==> inputs of run M <==
==> flow/design.v <==
module uart_rx#(
	parameter CLK_FRE 	= 50,
	parameter UART_RATE = 115200
	) (
	input 				clk,    
	input 				rst_n,
	output 	 			recv_en,	
	output reg 	[ 7:0] 	recv_data,	
	input 				rx_pin 
);
parameter  RATE_CNT = (CLK_FRE * 1000_000 / UART_RATE) - 1;
reg [10:0] clk_cnt;
localparam WAIT = 2'd0, START = 2'd1, RECV = 2'd2, STOP = 2'd3;
reg [1:0] state;
assign recv_en = clk_cnt == RATE_CNT * 3 / 2;
reg [ 7:0] recv_data_r;
reg [ 2:0] recv_cnt;
always@(posedge clk)
	if(!rst_n)begin
		state 		<= WAIT;
		clk_cnt 	<= 0;
		recv_data 	<= 0;
	end
	else
	case(state)
		WAIT:
			if(!rx_pin)begin 
				recv_cnt <= 'd0;
				state <= START;
			end
		START:begin 
			if(clk_cnt == RATE_CNT / 2)begin 
				clk_cnt <= 0;
				state <= RECV;
			end
			else
				clk_cnt <= clk_cnt + 1;
		end
		RECV:begin 
			if(clk_cnt == RATE_CNT)begin 
				clk_cnt <= 0;
				recv_data_r[recv_cnt] <= rx_pin;
				recv_cnt <= recv_cnt + 1;
				state <= (recv_cnt == 7 )?STOP : RECV ;
			end
			else
				clk_cnt <= clk_cnt + 1;
		end
		STOP:begin 
			recv_data <= recv_data_r;
			if(clk_cnt == RATE_CNT * 3 / 2)begin 
				clk_cnt <= 0;
				state <= WAIT;
			end
			else 
				clk_cnt <= clk_cnt + 1;
		end
	endcase
endmodule
module uart_tx#(
	parameter CLK_FRE 	= 50,
	parameter UART_RATE = 115200
	) (
	input 				clk,    
	input 				rst_n,
	input 				send_en ,	
	output 	 			send_busy ,	
	input 		[ 7:0] 	send_data ,	
	output reg 			tx_pin
);
parameter  RATE_CNT = (CLK_FRE * 1000_000 / UART_RATE) - 1;
reg [10:0] clk_cnt;
localparam WAIT = 2'd0, START = 2'd1, SEND = 2'd2, STOP = 2'd3;
reg [1:0] state;
assign send_busy = state != WAIT;
reg [ 7:0] send_data_r;
reg [ 2:0] send_cnt;
always@(posedge clk)
	if(!rst_n)begin
		state 	<= WAIT;
		clk_cnt <= 0;
		tx_pin 	<= 1;
	end
	else
	case(state)
		WAIT:
			if(send_en)begin 
				send_data_r <= send_data;
				send_cnt <= 'd0;
				state <= START;
			end
		START:begin 
			tx_pin <= 0;
			if(clk_cnt == RATE_CNT)begin 
				clk_cnt <= 0;
				state <= SEND;
			end
			else
				clk_cnt <= clk_cnt + 1;
		end
		SEND:begin 
			tx_pin <= send_data_r[send_cnt];
			if(clk_cnt == RATE_CNT)begin 
				clk_cnt <= 0;
				send_cnt <= send_cnt + 1;
				state <= (send_cnt == 7 )?STOP : SEND ;
			end
			else
				clk_cnt <= clk_cnt + 1;
		end
		STOP:begin 
			tx_pin <= 1;
			if(clk_cnt == RATE_CNT)begin 
				clk_cnt <= 0;
				state <= WAIT;
			end
			else
				clk_cnt <= clk_cnt + 1;
		end
	endcase
endmodule
module uart_top (
	input 		clk,    
	input 		rst_n,
	input 		uart_rx,
	output		uart_tx
);
parameter CLK_FRE 		= 50;
parameter UART_RATE 	= 115200;
localparam SEND = 2'd0, WAIT = 2'd1;
reg [1:0] state;
reg  [31:0] wait_cnt;
reg  [ 7:0] send_cnt;
reg  [ 7:0] send_data;
reg  	    send_en;
wire [ 7:0] recv_data;
wire 		recv_en;
wire 		send_busy;
parameter 	ENG_NUM  = 9; 
parameter 	CHE_NUM  = 2; 
parameter 	DATA_NUM = CHE_NUM * 3 + ENG_NUM;  
wire [ DATA_NUM * 8 - 1:0] char_data = {8'hE4,8'hBD,8'hA0,8'hE5,8'hA5,8'hBD,"  World","\r\n"};
wire [ 7:0] char_byte = (send_cnt < DATA_NUM) ? char_data[ (DATA_NUM - 1 - send_cnt) * 8 +: 8] : 8'h00;
always@(posedge clk)
	if(!rst_n)begin
		state 		<= SEND;
		wait_cnt 	<= 0;
		send_cnt 	<= 0;
		send_en 	<= 'b0;
	end
	else
	case(state)
		SEND:begin  
			if(send_cnt == DATA_NUM + 1)begin 
				send_en 	<= 'b0;
				send_cnt 	<=  0;
				state 		<= WAIT;
			end
			else if(!send_busy)begin
				send_en 	<= 'b1;
				send_data 	<= char_byte;
				send_cnt 	<= send_cnt + 1;
			end
		end
		WAIT: 
			if(wait_cnt == CLK_FRE * 1000_000)begin 
				wait_cnt <= 0;
				state <= SEND;
			end
			else begin
				send_en <= recv_en;
				send_data <= recv_data;
				wait_cnt <= wait_cnt + 1;
			end
	endcase
uart_tx #(
	.CLK_FRE 	(CLK_FRE 	),
	.UART_RATE 	(UART_RATE 	)
	)uart_tx_m0(
	.clk 		(clk 		),
	.rst_n 		(rst_n 		),
	.send_en 	(send_en 	),
	.send_busy 	(send_busy 	),
	.send_data 	(send_data 	),
	.tx_pin 	(uart_tx 	)
	);
uart_rx #(
	.CLK_FRE 	(CLK_FRE 	),
	.UART_RATE 	(UART_RATE 	)
	)uart_rx_m0(
	.clk 		(clk 		),
	.rst_n 		(rst_n 		),
	.recv_en 	(recv_en 	),
	.recv_data 	(recv_data 	),
	.rx_pin 	(uart_rx 	)
	);
endmodule
==> flow/run.sh <==
#!/bin/bash
# the make line also repeats each setting of config.mk as NAME=value (left out here)
make -C /OpenROAD-flow-scripts/flow DESIGN_CONFIG=/design/flow/config.mk WORK_HOME=/design/flow/orfs CLKGATE_MAP_FILE= finish
==> flow/config.mk <==
export PLATFORM = sky130hd
export DESIGN_NAME = uart_top
export DESIGN_NICKNAME = uart_top
export VERILOG_FILES = /design/flow/design.v
export SDC_FILE = /design/flow/constraint.sdc
export NUM_CORES = 4
export LEC_CHECK = 0
export ABC_AREA = 1
export CAP_MARGIN = 20
export CORE_MARGIN = 2
export CORE_UTILIZATION = 49
export CTS_CLUSTER_DIAMETER = 323
export CTS_CLUSTER_SIZE = 98
export PLACE_DENSITY = 0.39
export SLEW_MARGIN = 20
export TNS_END_PERCENT = 20
==> flow/constraint.sdc <==
create_clock -name core_clock -period 20.0 [get_ports {clk}]
set_input_delay 4.0000 -clock core_clock [delete_from_list [all_inputs] [get_ports {clk}]]
set_output_delay 4.0000 -clock core_clock [all_outputs]
set_load 0.01 [all_outputs]
==> inputs of run A, as changes to run M <==
Settings changed: ABC_AREA 1 to unset, CORE_UTILIZATION 49 to 40, CTS_CLUSTER_DIAMETER 323 to unset, CTS_CLUSTER_SIZE 98 to unset, PLACE_DENSITY 0.39 to unset, TNS_END_PERCENT 20 to unset.
==> flow/constraint.sdc (replaced) <==
create_clock -name core_clock -period 5.61 [get_ports {clk}]
set_input_delay 1.1220 -clock core_clock [delete_from_list [all_inputs] [get_ports {clk}]]
set_output_delay 1.1220 -clock core_clock [all_outputs]
set_load 0.01 [all_outputs]
==> inputs of run F, as changes to run M <==
Settings changed: CELL_PAD_IN_SITES_DETAIL_PLACEMENT set to 1, CELL_PAD_IN_SITES_GLOBAL_PLACEMENT set to 2, CORE_ASPECT_RATIO set to 0.55, CORE_UTILIZATION 49 to 40, CTS_CLUSTER_DIAMETER 323 to 73, CTS_CLUSTER_SIZE 98 to 26, GPL_ROUTABILITY_DRIVEN set to 1, HOLD_SLACK_MARGIN set to 0.04, PLACE_DENSITY 0.39 to unset, SLEW_MARGIN 20 to 35.
==> inputs of run R, as changes to run M <==
Settings changed: CORE_UTILIZATION 49 to 72, CTS_CLUSTER_DIAMETER 323 to 171, CTS_CLUSTER_SIZE 98 to 86, PLACE_DENSITY 0.39 to unset, TNS_END_PERCENT 20 to unset.
==> flow/constraint.sdc (replaced) <==
create_clock -name core_clock -period 10.3 [get_ports {clk}]
set_input_delay 2.0600 -clock core_clock [delete_from_list [all_inputs] [get_ports {clk}]]
set_output_delay 2.0600 -clock core_clock [all_outputs]
set_load 0.01 [all_outputs]
==> results <==
metric	run M	run A	run R	run F
Total global-route track usage	20.5%	14.7%	28.1%	21.7%
Area fraction in and, or, nand and nor cells after synthesis	33.3%	24.5%	33.3%	33.3%
Mux cell area share	0.168%	3.44%	0.168%	0.168%
Number of warnings in the stage logs	41	39	41	41
Capture endpoint of the worst hold path	uart_tx_m0.send_data_r[1]	uart_tx_m0.send_data_r[4]	uart_tx_m0.send_data_r[6]	uart_tx_m0.send_data_r[2]
Final standard cell area without fillers	0.00646 mm2	0.00596 mm2	0.00628 mm2	0.00653 mm2
Fraction of power spent switching nets	31.6%	27.4%	35.0%	36.2%
Count of buffers not belonging to the clock network in the layout	6	6	5	5
Period utilisation layout	30.7%	47.6%	39.1%	27.8%
Setup crit end	uart_rx_m0.recv_data_r[7]	uart_rx_m0.recv_data_r[5]	uart_rx_m0.recv_data_r[5]	uart_rx_m0.recv_data_r[4]
Sequential cell area in the final layout	0.00250 mm2	0.00250 mm2	0.00250 mm2	0.00250 mm2
Clock network power share	30.7%	32.1%	23.7%	30.1%
Power consumed by the clock network	0.188 mW	0.633 mW	0.256 mW	0.189 mW
Run status	finished clean	finished clean	finished clean	finished clean
Post-synthesis instance total	774	594	774	774
Area of combinational cells with multiple inputs	0.00304 mm2	0.00281 mm2	0.00304 mm2	0.00306 mm2
Combinational share of cell area	47.0%	47.1%	48.4%	46.8%
Post-Syn Area	0.00597 mm2	0.00549 mm2	0.00597 mm2	0.00597 mm2
Power figures rest on the tool's default switching activity, not on a simulated workload.
